==> v20: inputs <==
// alu16bit
module alu16bit (
  input clk,                 
  input reset,               
  input [2:0] operation,     
  input [15:0] operand_A,
  input [15:0] operand_B,
  output reg [31:0] result, 
  output reg carry_flag,
  output reg zero_flag
);
Settings: LEC_CHECK=0, CAP_MARGIN=20, CORE_MARGIN=2, CORE_UTILIZATION=67, CTS_CLUSTER_DIAMETER=358, MAX_ROUTING_LAYER=met4, SLEW_MARGIN=20, TNS_END_PERCENT=5; clock period 7.2 ns.
run.sh (not shown) runs the stock make flow with config.mk's settings and CLKGATE_MAP_FILE=.
==> v4 (differences from v20) <==
CORE_UTILIZATION = 40   (was 67)
CTS_CLUSTER_DIAMETER = default   (was 358)
MAX_ROUTING_LAYER = default   (was met4)
PLACE_DENSITY = 0.95   (was default)
SETUP_SLACK_MARGIN = -0.22   (was default)
TNS_END_PERCENT = 35   (was 5)
==> reports/qor.yml <==
dpl.cell_count: 2206
so.violations: "setup timing"
die-area_sq_mm: 0.03294
use_met1_pct: 33.11
gp_congestion: 1.091
setup_ws_ps: -469.5
fp_util_pct: 40.88
dp_slack_ps: -863.9
fp.coreArea_sq_mm: 0.03083
use_met2_pct: 46.53
cts_setup_buffers: 6
finalSetupViolations: 14
track_usage_pct: 29.53
status: "finished with violations"
That was v4.
==> reports/qor.yml <==
status: "did not finish"
lastStage: "global routing"
firstError: "[ERROR GRT-0116] Global routing finished with congestion. Check the congestion regions in the DRC Viewer."
fp_util_pct: 67.82
dpl.cell_count: 2081
gp_congestion: 1.155
yosys_cells: 1602
track_usage_pct: 67.47
synthDistinctLibCells: 79
fp.coreArea_sq_mm: 0.01858
die-area_sq_mm: 0.01992
cts_setup_buffers: 41
use_met2_pct: 87.69
use_met1_pct: 67.86
That was v20.

* * *

==> xenon <==
==> flow/design.v <==
module alu16bit (
  input clk,                 
  input reset,               
  input [2:0] operation,     
  input [15:0] operand_A,
  input [15:0] operand_B,
  output reg [31:0] result, 
  output reg carry_flag,
  output reg zero_flag
);
parameter [2:0] ADD  = 3'b000,
                SUB  = 3'b001,
                MUL  = 3'b010,
                AND  = 3'b011,
                OR   = 3'b100,
                NAND = 3'b101,
                NOR  = 3'b110,
                XOR  = 3'b111;
reg [31:0] alu_result;  
reg alu_carry;
reg alu_zero;
always @(*) begin
  alu_result = 32'b0;
  alu_carry  = 1'b0;
  alu_zero   = 1'b0;
  case (operation)
    ADD: begin
      {alu_carry, alu_result} = {1'b0, operand_A} + {1'b0, operand_B};
      alu_zero = (alu_result[15:0] == 16'b0);
    end
    SUB: begin
      {alu_carry, alu_result} = {1'b0, operand_A} - {1'b0, operand_B};
      alu_zero = (alu_result[15:0] == 16'b0);
    end
    MUL: begin
      alu_result = operand_A * operand_B;   
      alu_zero = (alu_result == 32'b0);
    end
    AND: begin
      alu_result = {16'b0, (operand_A & operand_B)};
      alu_zero = (alu_result[15:0] == 16'b0);
    end
    OR: begin
      alu_result = {16'b0, (operand_A | operand_B)};
      alu_zero = (alu_result[15:0] == 16'b0);
    end
    NAND: begin
      alu_result = {16'b0, ~(operand_A & operand_B)};
      alu_zero = (alu_result[15:0] == 16'b0);
    end
    NOR: begin
      alu_result = {16'b0, ~(operand_A | operand_B)};
      alu_zero = (alu_result[15:0] == 16'b0);
    end
    XOR: begin
      alu_result = {16'b0, (operand_A ^ operand_B)};
      alu_zero = (alu_result[15:0] == 16'b0);
    end
    default: begin
      alu_result = 32'b0;
      alu_carry  = 1'b0;
      alu_zero   = 1'b1;
    end
  endcase
end
always @(posedge clk) begin
  if (reset) begin
    result     <= 32'b0;
    carry_flag <= 1'b0;
    zero_flag  <= 1'b0;
  end else begin
    result     <= alu_result;
    carry_flag <= alu_carry;
    zero_flag  <= alu_zero;
  end
end
endmodule
==> flow/run.sh <==
#!/bin/bash
# the make line also repeats each setting of config.mk as NAME=value (left out here)
make -C /OpenROAD-flow-scripts/flow DESIGN_CONFIG=/design/flow/config.mk WORK_HOME=/design/flow/orfs CLKGATE_MAP_FILE= finish
==> flow/config.mk <==
export PLATFORM = sky130hd
export DESIGN_NAME = alu16bit
export DESIGN_NICKNAME = alu16bit
export VERILOG_FILES = /design/flow/design.v
export SDC_FILE = /design/flow/constraint.sdc
export NUM_CORES = 4
export LEC_CHECK = 0
export CAP_MARGIN = 20
export CORE_MARGIN = 2
export CORE_UTILIZATION = 72
export CTS_CLUSTER_DIAMETER = 235
export CTS_CLUSTER_SIZE = 44
export SLEW_MARGIN = 20
==> flow/constraint.sdc <==
create_clock -name core_clock -period 5.62 [get_ports {clk}]
set_input_delay 1.1240 -clock core_clock [delete_from_list [all_inputs] [get_ports {clk}]]
set_output_delay 1.1240 -clock core_clock [all_outputs]
set_load 0.01 [all_outputs]
==> juniper (differences from xenon) <==
- ABC_AREA: unset -> 1
- CTS_CLUSTER_SIZE: 44 -> unset
==> maple (differences from xenon) <==
- CORE_UTILIZATION: 72 -> 66
- CTS_CLUSTER_DIAMETER: 235 -> 57
- CTS_CLUSTER_SIZE: 44 -> unset
- MAX_ROUTING_LAYER: unset -> met4
- TNS_END_PERCENT: unset -> 5
==> flow/constraint.sdc (replaced) <==
create_clock -name core_clock -period 7.2 [get_ports {clk}]
set_input_delay 1.4400 -clock core_clock [delete_from_list [all_inputs] [get_ports {clk}]]
set_output_delay 1.4400 -clock core_clock [all_outputs]
set_load 0.01 [all_outputs]
==> summary of the runs <==
maple reached the layout checks and failed them: negative setup slack. juniper failed in global routing (5_1_grt). xenon stopped in clock tree synthesis (4_1_cts) on DPL-0038.
In synthesized cell count, xenon and maple do not differ.
Die area: maple is larger than xenon (about 9%).
Synthesized area is the same in maple and xenon.
